==> sierra <==
## path_math
module path_math
    (input [11:0] location,  
     input [11:0] target,  
     input [4:0] current_orientation,  
     input clock,
     input enable,
     input reset,
     output reg done,
	  output reg [4:0] needed_orientation,  
     output reg [11:0] move_command);
Settings: LEC_CHECK=0, ABC_AREA=1, CAP_MARGIN=20, CELL_PAD_IN_SITES_DETAIL_PLACEMENT=0, CORE_ASPECT_RATIO=1.07, CORE_MARGIN=2, CORE_UTILIZATION=16, CTS_CLUSTER_DIAMETER=328, GPL_ROUTABILITY_DRIVEN=0, GPL_TIMING_DRIVEN=1, MAX_ROUTING_LAYER=met4, PLACE_DENSITY_LB_ADDON=0.27, SETUP_SLACK_MARGIN=-0.87, SLEW_MARGIN=35, TNS_END_PERCENT=15; clock period 10.1 ns.
run.sh (not shown) runs the stock make flow with config.mk's settings and CLKGATE_MAP_FILE=.
==> raven: changes against sierra <==
==> flow/config.mk (replaced) <==
export PLATFORM = sky130hd
export DESIGN_NAME = path_math
export DESIGN_NICKNAME = path_math
export VERILOG_FILES = /design/flow/design.v
export SDC_FILE = /design/flow/constraint.sdc
export NUM_CORES = 4
export LEC_CHECK = 0
export ABC_AREA = 1
export CAP_MARGIN = 20
export CORE_MARGIN = 2
export CORE_UTILIZATION = 65
export SLEW_MARGIN = 20
==> flow/constraint.sdc (replaced) <==
create_clock -name core_clock -period 8.41 [get_ports {clock}]
set_input_delay 1.6820 -clock core_clock [delete_from_list [all_inputs] [get_ports {clock}]]
set_output_delay 1.6820 -clock core_clock [all_outputs]
set_load 0.01 [all_outputs]
==> garnet: changes against sierra <==
==> flow/config.mk (replaced) <==
export PLATFORM = sky130hd
export DESIGN_NAME = path_math
export DESIGN_NICKNAME = path_math
export VERILOG_FILES = /design/flow/design.v
export SDC_FILE = /design/flow/constraint.sdc
export NUM_CORES = 4
export LEC_CHECK = 0
export CAP_MARGIN = 20
export CORE_MARGIN = 2
export CORE_UTILIZATION = 72
export MAX_ROUTING_LAYER = met4
export SLEW_MARGIN = 20
==> flow/constraint.sdc (replaced) <==
create_clock -name core_clock -period 7.36 [get_ports {clock}]
set_input_delay 1.4720 -clock core_clock [delete_from_list [all_inputs] [get_ports {clock}]]
set_output_delay 1.4720 -clock core_clock [all_outputs]
set_load 0.01 [all_outputs]
==> ci_impl_report.md <==
### Metrics collected by this job

| Metric | Value |
|---|---|
| Pre-CTS WS | `-2423 ps` |
| Layout Check Failures | `setup timing` |
| Final setup vio count | `24` |
| Status | `complete, but fails checks` |
| Final Worst Setup Slack | `-1363 ps` |
| Global routing usage on met3 | `7.489%` |
| Worst setup endpoint | `x_target[8]` |
-- figures above: garnet

==> ci_impl_report.md <==
### Metrics collected by this job

| Metric | Value |
|---|---|
| CP dominant cell by count | `inv_1` |
| Final-report hold violation count | `0` |
| Pre-CTS WS | `-1154 ps` |
| Worst r2r dst | `om.abs_dx_tan75[6]` |
| Status | `complete, no violations` |
| Worst setup endpoint | `x_target[7]` |
| Final Worst Setup Slack | `170.4 ps` |
| Global routing usage on met3 | `2.844%` |
| Final setup vio count | `0` |
| Highest Signal Layer | `met5` |
-- figures above: raven

==> ci_impl_report.md <==
### Metrics collected by this job

| Metric | Value |
|---|---|
| Final Worst Setup Slack | `497.1 ps` |
| Log Warnings | `95` |
| Pre-CTS WS | `-70.14 ps` |
| Global routing usage on met3 | `0.8949%` |
| Status | `complete, no violations` |
| Worst setup endpoint | `om.x_final[5]` |
| Storage cell area | `7398 um2` |
| Area growth, synth to finish | `15.68%` |
| Final setup vio count | `0` |
-- figures above: sierra



==> inputs of v27 <==
path_math again, from the RTL that the note above started with.
## path_math
module path_math
    (input [11:0] location,  
     input [11:0] target,  
     input [4:0] current_orientation,  
     input clock,
     input enable,
     input reset,
     output reg done,
	  output reg [4:0] needed_orientation,  
     output reg [11:0] move_command);
clock: 7.68 ns
lec_check: 0
abc_area: 1
cap_margin: 15
core_margin: 2
core_utilization: 71
cts_cluster_size: 76
setup_slack_margin: 0.18
slew_margin: 20
==> v33 (differences from v27) <==
- ABC_AREA: 1 -> not set
- CAP_MARGIN: 15 -> 20
- CORE_UTILIZATION: 71 -> 44
- CTS_CLUSTER_SIZE: 76 -> not set
- SETUP_SLACK_MARGIN: 0.18 -> not set
==> flow/constraint.sdc (replaced) <==
create_clock -name core_clock -period 11.0 [get_ports {clock}]
set_input_delay 2.2000 -clock core_clock [delete_from_list [all_inputs] [get_ports {clock}]]
set_output_delay 2.2000 -clock core_clock [all_outputs]
set_load 0.01 [all_outputs]
==> v11 (differences from v27) <==
- ABC_AREA: 1 -> not set
- CAP_MARGIN: 15 -> 20
- CORE_UTILIZATION: 71 -> 72
- CTS_CLUSTER_SIZE: 76 -> not set
- MAX_ROUTING_LAYER: not set -> met4
- PLACE_DENSITY_LB_ADDON: not set -> 0.02
- SETUP_SLACK_MARGIN: 0.18 -> 2.74
==> flow/constraint.sdc (replaced) <==
create_clock -name core_clock -period 9.6 [get_ports {clock}]
set_input_delay 1.9200 -clock core_clock [delete_from_list [all_inputs] [get_ports {clock}]]
set_output_delay 1.9200 -clock core_clock [all_outputs]
set_load 0.01 [all_outputs]
==> results <==
item	v11	v33	v27
Result of the run	finished with violations	no timing/DRC/antenna violations	finished with violations
Reasons for failing layout checks	max-capacitance violations, max-slew violations, negative setup slack	-	negative setup slack
Count of TritonRoute iterations in the first routing pass	10	5	17
Sequential portion of the cell area	15.29%	16.60%	13.88%
Tapcells	756	1243	782
Area share of xor/xnor cells in the synthesized design	6.760%	6.760%	3.773%
Worst setup endpoint	x_target[7]$_SDFFE_PP0P_	x_target[8]$_SDFFE_PP0P_	om.x_original[8]$_DFFE_PP_
Max incr delay on CP	1.40 ns	0.71 ns	0.79 ns
Clk latency of the worst-skew pair	0.58 ns	0.52 ns	0.59 ns
Setup repair after global routing missed its margin	true	false	true
Clock network area share	2.027%	2.787%	1.842%
Core footprint	0.05617 mm²	0.09180 mm²	0.06058 mm²


==> job 4413: inputs <==
Starting RTL as in the previous note.
clock: 12.0 ns
lec_check: 0
abc_area: 1
cap_margin: 20
cell_pad_in_sites_detail_placement: 2
cell_pad_in_sites_global_placement: 3
core_aspect_ratio: 0.64
core_margin: 10
core_utilization: 33
cts_cluster_diameter: 117
cts_cluster_size: 16
gpl_timing_driven: 0
hold_slack_margin: 0.06
max_routing_layer: met4
slew_margin: 20
tns_end_percent: 30
==> job 2822: changes against job 4413 <==
ABC_AREA = not set   (was 1)
CAP_MARGIN = 15   (was 20)
CELL_PAD_IN_SITES_DETAIL_PLACEMENT = not set   (was 2)
CELL_PAD_IN_SITES_GLOBAL_PLACEMENT = not set   (was 3)
CORE_ASPECT_RATIO = not set   (was 0.64)
CORE_MARGIN = 2   (was 10)
CORE_UTILIZATION = 72   (was 33)
CTS_CLUSTER_DIAMETER = 256   (was 117)
CTS_CLUSTER_SIZE = not set   (was 16)
GPL_TIMING_DRIVEN = not set   (was 0)
HOLD_SLACK_MARGIN = not set   (was 0.06)
MAX_ROUTING_LAYER = not set   (was met4)
SETUP_SLACK_MARGIN = -0.73   (was not set)
SLEW_MARGIN = 40   (was 20)
TNS_END_PERCENT = not set   (was 30)
==> flow/constraint.sdc (replaced) <==
create_clock -name core_clock -period 7.29 [get_ports {clock}]
set_input_delay 1.4580 -clock core_clock [delete_from_list [all_inputs] [get_ports {clock}]]
set_output_delay 1.4580 -clock core_clock [all_outputs]
set_load 0.01 [all_outputs]
==> impl_summary.log <==
[flow] collecting metrics
[metrics] worst-case setup margin in the final layout: -1.28 ns
[metrics] result of the run: complete, but fails checks
[metrics] number of nets at floorplan: 5556
[metrics] violated checks: setup timing
[metrics] Worst Hold Depth: 2
[metrics] clock tree cell share of total cell area: 2.08%
[metrics] final std cell area, no fill: 48500 µm²
[metrics] number of vias per cell after detailed routing: 6.11
[metrics] count of final setup violators: 24
[metrics] chip area line of the yosys report: 40800 µm²
[metrics] hpwl dp: 87700 µm
(the above is from job 2822)
==> impl_summary.log <==
[flow] collecting metrics
[metrics] number of vias per cell after detailed routing: 4.97
[metrics] result of the run: no timing/DRC/antenna violations
[metrics] worst-case setup margin in the final layout: 0.388 ns
[metrics] number of nets at floorplan: 6794
[metrics] clock tree cell share of total cell area: 1.37%
[metrics] final std cell area, no fill: 47000 µm²
[metrics] count of final setup violators: 0
(the above is from job 4413)


==> run a: inputs <==
Starting RTL as in the previous note.
Design path_math, start of the top module:
module path_math
    (input [11:0] location,  
     input [11:0] target,  
     input [4:0] current_orientation,  
     input clock,
     input enable,
     input reset,
     output reg done,
	  output reg [4:0] needed_orientation,  
     output reg [11:0] move_command);
make LEC_CHECK=0 ABC_AREA=1 CAP_MARGIN=20 CORE_MARGIN=2 CORE_UTILIZATION=72 CTS_CLUSTER_SIZE=15 PLACE_DENSITY_LB_ADDON=0.16 SETUP_SLACK_MARGIN=1.89 SLEW_MARGIN=20 finish   # period 11.8 ns
==> run b (differences from run a) <==
- ABC_AREA: 1 -> not set
- CORE_UTILIZATION: 72 -> 40
- CTS_CLUSTER_SIZE: 15 -> not set
- PLACE_DENSITY_LB_ADDON: 0.16 -> not set
- SETUP_SLACK_MARGIN: 1.89 -> not set
==> flow/constraint.sdc (replaced) <==
create_clock -name core_clock -period 11.0 [get_ports {clock}]
set_input_delay 2.2000 -clock core_clock [delete_from_list [all_inputs] [get_ports {clock}]]
set_output_delay 2.2000 -clock core_clock [all_outputs]
set_load 0.01 [all_outputs]
==> run c (differences from run a) <==
- ABC_AREA: 1 -> not set
- CORE_UTILIZATION: 72 -> 58
- CTS_CLUSTER_SIZE: 15 -> not set
- PLACE_DENSITY_LB_ADDON: 0.16 -> not set
- SETUP_SLACK_MARGIN: 1.89 -> 2.18
==> flow/constraint.sdc (replaced) <==
create_clock -name core_clock -period 8.71 [get_ports {clock}]
set_input_delay 1.7420 -clock core_clock [delete_from_list [all_inputs] [get_ports {clock}]]
set_output_delay 1.7420 -clock core_clock [all_outputs]
set_load 0.01 [all_outputs]
==> run d (differences from run a) <==
- ABC_AREA: 1 -> not set
- CORE_UTILIZATION: 72 -> 11
- CTS_CLUSTER_SIZE: 15 -> not set
- PLACE_DENSITY_LB_ADDON: 0.16 -> not set
- SETUP_SLACK_MARGIN: 1.89 -> not set
==> flow/constraint.sdc (replaced) <==
create_clock -name core_clock -period 12.8 [get_ports {clock}]
set_input_delay 2.5600 -clock core_clock [delete_from_list [all_inputs] [get_ports {clock}]]
set_output_delay 2.5600 -clock core_clock [all_outputs]
set_load 0.01 [all_outputs]
==> summary of the runs <==
- Run c finished with negative setup slack left. Run b completed without violations. Run a passed the timing, design-rule and antenna checks. Run d went through all stages and came out clean.
- Cell area, lowest first: run b, run a, run d, run c.
- Between run a and run b, the lower utilization is in run b (gap 33 points).
- Final cell count, lowest first: run c, run b, run a, run d.
- Between run a and run b, the lower die area is in run a (gap about 40%, measured against run b).
- The highest register-to-register slack belongs to run d, the lowest to run c.
- Via count: run a > run c > run b > run d.
- Against run a, the critical path depth of run d is lower by 2.
